==> branch maple <==
==> flow/design.v (excerpt) <==
module TL_UART #(
    parameter [15:0] C_DEFAULT_BAUD_RATE = 16'd868,
    parameter C_DEFAULT_TX_ON = 1,
    parameter C_DEFAULT_RX_ON = 1,
    parameter C_TILELINK_ID_WIDTH = 1
) (
    input  wire                           uart_clock_i,
    input  wire                           uart_reset_i,
    input  wire [                    2:0] uart_a_opcode,
    input  wire [                    2:0] uart_a_param,
    input  wire [                    2:0] uart_a_size,
    input  wire [C_TILELINK_ID_WIDTH-1:0] uart_a_source,
    input  wire [                   11:0] uart_a_address,
    input  wire [                    3:0] uart_a_mask,
    input  wire [                   31:0] uart_a_data,
    input  wire                           uart_a_corrupt,
    input  wire                           uart_a_valid,
    output wire                           uart_a_ready,
    output wire [                    2:0] uart_d_opcode,
    output wire [                    1:0] uart_d_param,
    output wire [                    2:0] uart_d_size,
    output wire [C_TILELINK_ID_WIDTH-1:0] uart_d_source,
    output wire                           uart_d_denied,
    output wire [                   31:0] uart_d_data,
    output wire                           uart_d_corrupt,
    output wire                           uart_d_valid,
    input  wire                           uart_d_ready,
    input  wire                           UART_RX,
    output wire                           UART_TX,
    output wire                           UART_RX_IRQ,
    output wire                           UART_TX_IRQ
);
export LEC_CHECK = 0
export CAP_MARGIN = 20
export CORE_MARGIN = 2
export CORE_UTILIZATION = 65
export CTS_CLUSTER_DIAMETER = 240
export PLACE_DENSITY = 0.6
export SLEW_MARGIN = 20
create_clock -name core_clock -period 7.54 [get_ports {uart_clock_i}]
run.sh (not shown) runs the stock make flow with config.mk's settings and CLKGATE_MAP_FILE=.
==> branch zinc: changes against branch maple <==
Settings changed: CORE_UTILIZATION 65 to 72, CTS_CLUSTER_DIAMETER 240 to default, PLACE_DENSITY 0.6 to 0.37, SETUP_SLACK_MARGIN from default to 0.34.
==> flow/constraint.sdc (replaced) <==
create_clock -name core_clock -period 2.63 [get_ports {uart_clock_i}]
set_input_delay 0.5260 -clock core_clock [delete_from_list [all_inputs] [get_ports {uart_clock_i}]]
set_output_delay 0.5260 -clock core_clock [all_outputs]
set_load 0.01 [all_outputs]
==> qor summary <==
Total global routing track utilization: branch maple 27.3%; branch zinc 44.6%
Number of detailed-route iterations in the first pass: branch maple 5; branch zinc 11
Met3 usage: branch maple 4.54%; branch zinc 10.1%
Total power after layout: branch maple 7.99 mW; branch zinc 24.1 mW
Wire length of the first global-routing pass: branch maple 94.9 mm; branch zinc 132 mm
Y dimension of the die: branch maple 216 um; branch zinc 205 um
Postcts setup bufs: branch maple 0; branch zinc 54
Setup CP Type: branch maple in -> reg; branch zinc reg -> reg
Combinational group power: branch maple 334 uW; branch zinc 1.49 mW
Register fraction of the total cell area: branch maple 60.9%; branch zinc 54.9%
Met1 wire length: branch maple 25.6 mm; branch zinc 30.6 mm
Source of the worst hold timing path: branch maple uart_reciever.rx_q; branch zinc uart_reset_i
Tightest Hold Check Type: branch maple reg -> reg; branch zinc in -> reg
Outcome: branch maple finished clean; branch zinc finished with violations
Reasons for failing layout checks: branch maple -; branch zinc setup timing
Worst reg2reg endpoint: branch maple tx_fifo_inst.fifo[28][3]; branch zinc BAUDDIV_q[0]
Setup WS pre-CTS: branch maple 2.64 ns; branch zinc -0.503 ns
Relative slew slack: branch maple 31.1%; branch zinc 25.0%
Latency at later pin: branch maple 0.60 ns; branch zinc 0.64 ns
Switching share of power: branch maple 20.6%; branch zinc 23.6%
Die x size: branch maple 216 um; branch zinc 205 um
Category of the worst setup path launch point: branch maple input pin; branch zinc register
Slew at the pin closest to its max-slew limit: branch maple 1.00 ns; branch zinc 1.12 ns
Critical path launch point: branch maple uart_a_address[7]; branch zinc skdbf_inst.held_vld
Number of OpenROAD warnings: branch maple 58; branch zinc 62
Psw: branch maple 1.64 mW; branch zinc 5.69 mW
Sum of routed wire length over all layers: branch maple 61.7 mm; branch zinc 102 mm


==> inputs of build 94 <==
Starting RTL as in the previous note.
export LEC_CHECK = 0
export CAP_MARGIN = 25
export CORE_ASPECT_RATIO = 0.97
export CORE_MARGIN = 2
export CORE_UTILIZATION = 72
export CTS_CLUSTER_SIZE = 14
export MAX_ROUTING_LAYER = met5
export PLACE_DENSITY = 0.78
export SETUP_SLACK_MARGIN = -0.24
export SLEW_MARGIN = 20
create_clock -name core_clock -period 4.06 [get_ports {uart_clock_i}]
==> trial 56: changes against build 94 <==
Settings changed: ABC_AREA set to 1, PLACE_DENSITY 0.78 to not set, PLACE_DENSITY_LB_ADDON set to 0.02, SETUP_SLACK_MARGIN -0.24 to 1.17.
==> trial 4: changes against build 94 <==
Settings changed: CORE_UTILIZATION 72 to 66, CTS_CLUSTER_SIZE 14 to 39, MAX_ROUTING_LAYER met5 to met4, PLACE_DENSITY 0.78 to not set, SETUP_SLACK_MARGIN -0.24 to not set.
==> flow/constraint.sdc (replaced) <==
create_clock -name core_clock -period 5.15 [get_ports {uart_clock_i}]
set_input_delay 1.0300 -clock core_clock [delete_from_list [all_inputs] [get_ports {uart_clock_i}]]
set_output_delay 1.0300 -clock core_clock [all_outputs]
set_load 0.01 [all_outputs]
==> build 50: changes against build 94 <==
Settings changed: CAP_MARGIN 25 to 15, CTS_CLUSTER_SIZE 14 to 39, HOLD_SLACK_MARGIN set to 0.3, MAX_ROUTING_LAYER met5 to met4, PLACE_DENSITY 0.78 to 0.65, SETUP_SLACK_MARGIN -0.24 to -0.26.
==> flow/constraint.sdc (replaced) <==
create_clock -name core_clock -period 2.67 [get_ports {uart_clock_i}]
set_input_delay 0.5340 -clock core_clock [delete_from_list [all_inputs] [get_ports {uart_clock_i}]]
set_output_delay 0.5340 -clock core_clock [all_outputs]
set_load 0.01 [all_outputs]
==> results <==
- Trial 4 passed the timing, design-rule and antenna checks. Build 50 finished but failed the layout checks on negative setup slack. Trial 56 finished clean. Build 94 produced a clean layout.
- In build 94 the sequential share of layout area is higher than in trial 56, by 1.7 points.
- Against trial 56, the critical path depth of build 50 is higher by 4.
- In area after synthesis, build 50 and build 94 do not differ.
- Non-clock buffer count, highest first: build 50, build 94, trial 56, trial 4.
- The lowest clock skew belongs to build 50, the highest to trial 4.
- Register-to-register slack: trial 4 > trial 56 > build 94 > build 50.
- Core utilization, highest first: build 50, build 94, trial 56, trial 4.
- Clock power: build 50 > trial 56 > build 94 > trial 4.
- The highest global-route usage belongs to build 50, the lowest to trial 4.
- The highest first-iteration DRC count belongs to trial 56, the lowest to trial 4.


==> wip/juniper: inputs <==
Starting RTL as in the previous note.
export LEC_CHECK = 0
export CAP_MARGIN = 20
export CORE_MARGIN = 2
export CORE_UTILIZATION = 70
export PLACE_DENSITY_LB_ADDON = 0.25
export SLEW_MARGIN = 20
export TNS_END_PERCENT = 5
create_clock -name core_clock -period 7.51 [get_ports {uart_clock_i}]
==> inputs of wip/indigo, as changes to wip/juniper <==
- CAP_MARGIN: 20 -> 15
- CORE_UTILIZATION: 70 -> 72
- HOLD_SLACK_MARGIN: not set -> -0.06
- PLACE_DENSITY: not set -> 0.64
- PLACE_DENSITY_LB_ADDON: 0.25 -> not set
- TNS_END_PERCENT: 5 -> not set
==> flow/constraint.sdc (replaced) <==
create_clock -name core_clock -period 2.63 [get_ports {uart_clock_i}]
set_input_delay 0.5260 -clock core_clock [delete_from_list [all_inputs] [get_ports {uart_clock_i}]]
set_output_delay 0.5260 -clock core_clock [all_outputs]
set_load 0.01 [all_outputs]
==> inputs of wip/onyx, as changes to wip/juniper <==
- PLACE_DENSITY_LB_ADDON: 0.25 -> not set
- SETUP_SLACK_MARGIN: not set -> 0.08
- TNS_END_PERCENT: 5 -> not set
==> flow/constraint.sdc (replaced) <==
create_clock -name core_clock -period 2.63 [get_ports {uart_clock_i}]
set_input_delay 0.5260 -clock core_clock [delete_from_list [all_inputs] [get_ports {uart_clock_i}]]
set_output_delay 0.5260 -clock core_clock [all_outputs]
set_load 0.01 [all_outputs]
==> summary of the runs <==
wip/onyx produced a clean layout. wip/juniper finished clean. wip/indigo finished but fails on negative setup slack.
The highest register-to-register slack belongs to wip/juniper, the lowest to wip/indigo.
Sequential share of layout area: wip/indigo < wip/onyx < wip/juniper.
The lowest global-route usage belongs to wip/juniper, the highest to wip/indigo.
Flip-flop count is the same in wip/juniper and wip/indigo.
In sequential power, wip/indigo is at 2.9 times the value of wip/juniper.
Setup slack: wip/indigo < wip/onyx < wip/juniper.
==> figures <==
|  | wip/onyx | wip/indigo | wip/juniper |
|---|---|---|---|
| Status | finished clean | complete, but fails checks | finished clean |
| Violated checks | - | negative setup slack | - |
| Height of the chip | 208 µm | 205 µm | 208 µm |
| Quantity of gates resized following cts | 8 | 12 | 0 |
| Routing usage on met1 | 45.3% | 48.8% | 42.0% |
| Share of power burned in registers | 53.4% | 51.7% | 53.3% |
| Comb group | 0.00117 W | 0.00121 W | 0.000335 W |
| Part of the total power dissipated in combinational logic | 5.2% | 5.2% | 4.2% |
| Final Instance Area | 34100 µm² | 34200 µm² | 32200 µm² |
| Area of the chip | 43200 µm² | 42000 µm² | 43200 µm² |
| GR Layer Usage met3 | 5.46% | 7.29% | 4.70% |
| Die Width | 208 µm | 205 µm | 208 µm |
| Fill count | 1966 | 1719 | 2102 |
| Number of inserted diodes | 2 | 0 | 0 |


==> wip/raven: inputs <==
TL_UART again, from the RTL that the note above started with.
## TL_UART
module TL_UART #(
    parameter [15:0] C_DEFAULT_BAUD_RATE = 16'd868,
    parameter C_DEFAULT_TX_ON = 1,
    parameter C_DEFAULT_RX_ON = 1,
    parameter C_TILELINK_ID_WIDTH = 1
) (
    input  wire                           uart_clock_i,
    input  wire                           uart_reset_i,
    input  wire [                    2:0] uart_a_opcode,
    input  wire [                    2:0] uart_a_param,
    input  wire [                    2:0] uart_a_size,
    input  wire [C_TILELINK_ID_WIDTH-1:0] uart_a_source,
    input  wire [                   11:0] uart_a_address,
    input  wire [                    3:0] uart_a_mask,
    input  wire [                   31:0] uart_a_data,
    input  wire                           uart_a_corrupt,
    input  wire                           uart_a_valid,
    output wire                           uart_a_ready,
    output wire [                    2:0] uart_d_opcode,
    output wire [                    1:0] uart_d_param,
    output wire [                    2:0] uart_d_size,
    output wire [C_TILELINK_ID_WIDTH-1:0] uart_d_source,
    output wire                           uart_d_denied,
    output wire [                   31:0] uart_d_data,
    output wire                           uart_d_corrupt,
    output wire                           uart_d_valid,
    input  wire                           uart_d_ready,
    input  wire                           UART_RX,
    output wire                           UART_TX,
    output wire                           UART_RX_IRQ,
    output wire                           UART_TX_IRQ
);
Settings: LEC_CHECK=0, CAP_MARGIN=10, CELL_PAD_IN_SITES_DETAIL_PLACEMENT=2, CELL_PAD_IN_SITES_GLOBAL_PLACEMENT=2, CORE_ASPECT_RATIO=1.76, CORE_MARGIN=5, CORE_UTILIZATION=65, CTS_CLUSTER_DIAMETER=72, CTS_CLUSTER_SIZE=34, GPL_ROUTABILITY_DRIVEN=0, GPL_TIMING_DRIVEN=1, MAX_ROUTING_LAYER=met5, MIN_ROUTING_LAYER=met2, PLACE_DENSITY=0.6, SLEW_MARGIN=20, TNS_END_PERCENT=40; clock period 4.09 ns.
==> inputs of wip/amber, as changes to wip/raven <==
==> flow/config.mk (replaced) <==
export PLATFORM = sky130hd
export DESIGN_NAME = TL_UART
export DESIGN_NICKNAME = TL_UART
export VERILOG_FILES = /design/flow/design.v
export SDC_FILE = /design/flow/constraint.sdc
export NUM_CORES = 4
export LEC_CHECK = 0
export CAP_MARGIN = 20
export CORE_MARGIN = 2
export CORE_UTILIZATION = 26
export PLACE_DENSITY = 0.6
export SLEW_MARGIN = 20
==> flow/constraint.sdc (replaced) <==
create_clock -name core_clock -period 10.1 [get_ports {uart_clock_i}]
set_input_delay 2.0200 -clock core_clock [delete_from_list [all_inputs] [get_ports {uart_clock_i}]]
set_output_delay 2.0200 -clock core_clock [all_outputs]
set_load 0.01 [all_outputs]
==> inputs of wip/yarrow, as changes to wip/raven <==
==> flow/config.mk (replaced) <==
export PLATFORM = sky130hd
export DESIGN_NAME = TL_UART
export DESIGN_NICKNAME = TL_UART
export VERILOG_FILES = /design/flow/design.v
export SDC_FILE = /design/flow/constraint.sdc
export NUM_CORES = 4
export LEC_CHECK = 0
export ABC_AREA = 0
export CAP_MARGIN = 20
export CORE_MARGIN = 2
export CORE_UTILIZATION = 40
export CTS_CLUSTER_DIAMETER = 80
export CTS_CLUSTER_SIZE = 29
export GPL_ROUTABILITY_DRIVEN = 0
export GPL_TIMING_DRIVEN = 1
export MAX_ROUTING_LAYER = met5
export SETUP_SLACK_MARGIN = -0.26
export SLEW_MARGIN = 20
==> flow/constraint.sdc (replaced) <==
create_clock -name core_clock -period 8.0 [get_ports {uart_clock_i}]
set_input_delay 1.6000 -clock core_clock [delete_from_list [all_inputs] [get_ports {uart_clock_i}]]
set_output_delay 1.6000 -clock core_clock [all_outputs]
set_load 0.01 [all_outputs]
==> qor summary <==
|  | wip/amber | wip/raven | wip/yarrow |
|---|---|---|---|
| Flip-flop and latch count | 702 | - | 702 |
| R2r startpoint | skdbf_inst.held_vld | - | skdbf_inst.held_vld |
| Library cell contributing the largest single delay on the critical path | sky130_fd_sc_hd__nor2_1 | - | sky130_fd_sc_hd__nor2_1 |
| Clock network fraction of design power | 44.1% | - | 32.9% |
| Buffers and inverters on the worst path | 1 | - | 1 |
| Clock network power | 2.69 mW | - | 2.11 mW |
| Final Util | 30.4% | - | 44.3% |
| Post-CTS Setup Bufs | 0 | - | 0 |
| Multi-In Gates | 1004 | - | 1004 |
| Worst hold path startpoint | uart_reciever.rx_q | - | uart_reciever.rx_q |
| Startpoint Class | input port | - | input port |
| Slew HR | 30.7% | - | 32.6% |
| Worst-margin pin slew | 1040 ps | - | 1010 ps |
| Largest vdd supply drop | 0.108 mV | - | 0.136 mV |
| Clock insertion delay at the later pin of the skew report | 630 ps | - | 600 ps |
| HPWL reported at the end of detailed placement | 44000 um | - | 41200 um |
| Met2 track demand over resource | 18.5% | - | 27.6% |
| Static Leakage | 10.6 nW | - | 9.96 nW |
| Post-route cell area | 0.0337 mm2 | - | 0.0317 mm2 |
| Outcome | complete, no violations | did not finish | complete, no violations |
| Last stage reached | - | 3_5_place_dp | - |
| Number of global-route vias before repair | 16473 | - | 15324 |
| TritonCTS Buffers | 73 | - | 35 |
Power and IR drop assume default switching activity.
